// matrix_mul
module matrix_mul(
    input wire clk,
    input wire reset,
    input wire start,
    input wire [8:0][7:0] matrix_a,
    input wire [8:0][7:0] matrix_b,
    output reg [8:0][15:0] result,
    output reg done
);
Settings: LEC_CHECK=0, ABC_AREA=1, CAP_MARGIN=20, CORE_MARGIN=2, CORE_UTILIZATION=69, CTS_CLUSTER_DIAMETER=241, CTS_CLUSTER_SIZE=98, PLACE_DENSITY=0.39, SLEW_MARGIN=20, TNS_END_PERCENT=10; clock period 4.79 ns.
run.sh (not shown) runs the stock make flow with config.mk's settings and CLKGATE_MAP_FILE=.
The first run never finished: it broke off in 4_1_cts (DPL-0038).
Then changed:
Settings changed: PLACE_DENSITY 0.39 to 0.37.
Clock period 4.79 ns to 6.33 ns, I/O delays scaled along.
Now the flow died in 5_1_grt, error GRT-0232.
Synthesized cell count does not change.
Synthesized area stays the same.
Die size stays the same.
Then changed:
Settings changed: ABC_AREA 1 to not set, CORE_UTILIZATION 69 to 59, CTS_CLUSTER_DIAMETER 241 to not set, CTS_CLUSTER_SIZE 98 to not set, PLACE_DENSITY 0.37 to not set, TNS_END_PERCENT 10 to not set.
Clock period 6.33 ns to 4.39 ns, I/O delays scaled along.
With this change the flow ran to the end with violations: setup timing.
Die area grows by about 12%.
Synthesized cell count shrinks by 34%.
Synthesized area is lower by about 4%.
Then changed:
Settings changed: CTS_CLUSTER_SIZE set to 87, SETUP_SLACK_MARGIN set to 1.15, TNS_END_PERCENT set to 5.
After rerunning: The changed run completed, yet does not pass: setup timing. Total power came out higher by 0.41%. Setup slack is worse by 0.52 ns. Die area stays the same. Design area came out higher by 1.4%. Register-to-register slack is worse by 0.52 ns. Clock power barely changes. Utilization came out higher by 1.2 points. Sequential share of layout area came out lower by 0.39 points. Global-route usage came out higher by 3.9 points.
Then changed:
Settings changed: CORE_UTILIZATION 59 to 66, CTS_CLUSTER_DIAMETER set to 231, CTS_CLUSTER_SIZE 87 to not set, SETUP_SLACK_MARGIN 1.15 to not set, TNS_END_PERCENT 5 to not set.
Clock period 4.39 ns to 6.3 ns, I/O delays scaled along.
What happened: The new run aborted during 5_1_grt with GRT-0232. Die area came out lower by roughly a tenth. Area after synthesis does not change. Synthesized cell count is unchanged.
Then changed:
Settings changed: CORE_UTILIZATION 66 to 59, CTS_CLUSTER_DIAMETER 231 to not set, SETUP_SLACK_MARGIN set to -0.35, TNS_END_PERCENT set to 5.
Clock period 6.3 ns to 4.39 ns, I/O delays scaled along.
What happened: With this change the flow ran to the end with violations: setup timing; die area increases by 12%; synthesized cell count does not change; area after synthesis does not change.

* * *

Setup of red:
The RTL this note starts from:
==> flow/design.v <==
module matrix_mul(
    input wire clk,
    input wire reset,
    input wire start,
    input wire [8:0][7:0] matrix_a,
    input wire [8:0][7:0] matrix_b,
    output reg [8:0][15:0] result,
    output reg done
);
reg [3:0] state;
reg [3:0] i, j, k;
reg [15:0] sum;
localparam IDLE = 4'd0, MULTIPLY = 4'd1, DONE = 4'd2;
always @(posedge clk or posedge reset) begin
    if (reset) begin
        state <= IDLE;
        done <= 0;
        i <= 0;
        j <= 0;
        k <= 0;
        sum <= 0;
    end else begin
        case (state)
            IDLE: begin
                if (start) begin
                    state <= MULTIPLY;
                    i <= 0;
                    j <= 0;
                    k <= 0;
                    sum <= 0;
                    done <= 0;
                end
            end
            MULTIPLY: begin
                if (k == 3) begin
                    result[i*3 + j] <= sum;
                    sum <= 0;
                    k <= 0;
                    if (j == 2) begin
                        j <= 0;
                        if (i == 2) begin
                            state <= DONE;
                        end else begin
                            i <= i + 1;
                        end
                    end else begin
                        j <= j + 1;
                    end
                end else begin
                    sum <= sum + matrix_a[i*3 + k] * matrix_b[k*3 + j];
                    k <= k + 1;
                end
            end
            DONE: begin
                done <= 1;
                state <= IDLE;
            end
        endcase
    end
end
endmodule
export LEC_CHECK = 0
export ABC_AREA = 1
export CAP_MARGIN = 20
export CORE_ASPECT_RATIO = 0.69
export CORE_MARGIN = 2
export CORE_UTILIZATION = 72
export CTS_CLUSTER_DIAMETER = 393
export CTS_CLUSTER_SIZE = 98
export PLACE_DENSITY = 0.6
export SLEW_MARGIN = 20
create_clock -name core_clock -period 6.9 [get_ports {clk}]
red did not run to completion, as it errored out during 5_1_grt.
Input changes introduced in blue (baseline for comparison: red):
--- a/flow/config.mk
+++ b/flow/config.mk
@@ -8 +7,0 @@
-export ABC_AREA = 1
@@ -10 +8,0 @@
-export CORE_ASPECT_RATIO = 0.69
@@ -12,3 +10 @@
-export CORE_UTILIZATION = 72
-export CTS_CLUSTER_DIAMETER = 393
-export CTS_CLUSTER_SIZE = 98
+export CORE_UTILIZATION = 37
==> flow/constraint.sdc <==
create_clock -name core_clock -period 7.91 [get_ports {clk}]
set_input_delay 1.5820 -clock core_clock [delete_from_list [all_inputs] [get_ports {clk}]]
set_output_delay 1.5820 -clock core_clock [all_outputs]
set_load 0.01 [all_outputs]
## What came out
In summary, blue completed successfully, with a layout that passed the timing, DRC and antenna checks.
Against red, blue reports a simple-gate share of the synthesized area that is lower.
The higher per-instance average area after synthesis came out of blue.
Diff red -> blue | yosys stat cell total | down by more than a quarter
Taking red as the reference, in blue chip area from the yosys synthesis statistics lost 4.2%, vertical die dimension picked up an extra 62%, die size picked up an extra about 80%, number of nets in the synthesized netlist lost 28%, die width picked up an extra 13%.
Number of placement rows, blue vs red: up by more than half
blue improves on red in post-synthesis instance area.
Edits applied to the flow inputs when going from blue to green:
--- a/flow/config.mk
+++ b/flow/config.mk
@@ -10 +10,3 @@
-export CORE_UTILIZATION = 37
+export CORE_UTILIZATION = 68
+export CTS_CLUSTER_DIAMETER = 180
+export CTS_CLUSTER_SIZE = 37
@@ -12,0 +15 @@
+export TNS_END_PERCENT = 5
==> flow/constraint.sdc <==
create_clock -name core_clock -period 6.76 [get_ports {clk}]
set_input_delay 1.3520 -clock core_clock [delete_from_list [all_inputs] [get_ports {clk}]]
set_output_delay 1.3520 -clock core_clock [all_outputs]
set_load 0.01 [all_outputs]
==> comparison <==
- The layout from green, despite a flow that completed every stage, fails the layout checks, with the failing checks listed as setup timing.
- blue ended up with more cell instances than green did.
- Compared with blue, in green total vias in the final route picked up an extra 39%, sequential cell fraction of total power lost 0.6 points.
- Logic depth of the worst register-to-register path in green is 6 above blue.
- blue → green: maximum frequency decreased by 1.6% relative to the old numbers, final worst slack decreased by 1.27 ns relative to the old numbers, number of well-tap cells placed decreased by 213 relative to the old numbers, combinational gate area increased by 4.1% relative to the old numbers.
Input-level comparison between orange and green:
--- a/flow/config.mk
+++ b/flow/config.mk
@@ -10,4 +10,3 @@
-export CORE_UTILIZATION = 68
-export CTS_CLUSTER_DIAMETER = 180
-export CTS_CLUSTER_SIZE = 37
-export PLACE_DENSITY = 0.6
+export CORE_UTILIZATION = 59
+export CTS_CLUSTER_SIZE = 89
+export SETUP_SLACK_MARGIN = 1.15
==> flow/constraint.sdc <==
create_clock -name core_clock -period 4.39 [get_ports {clk}]
set_input_delay 0.8780 -clock core_clock [delete_from_list [all_inputs] [get_ports {clk}]]
set_output_delay 0.8780 -clock core_clock [all_outputs]
set_load 0.01 [all_outputs]
Notes after the runs:
orange finished all stages; however, its layout fails the closing checks, the failures being setup timing. From green to orange the numbers moved as follows: hold slack decreased 0.081 ns; clock power share increased 0.6 points; relative slew slack increased 34 points. Final routed wirelength across all metal layers came out lower on orange than on green. Summary of the comparison: post-detailed-placement half-perimeter wirelength is lower in orange, relative to green.
No activity file was given, so power comes from the tool's default toggle rates.
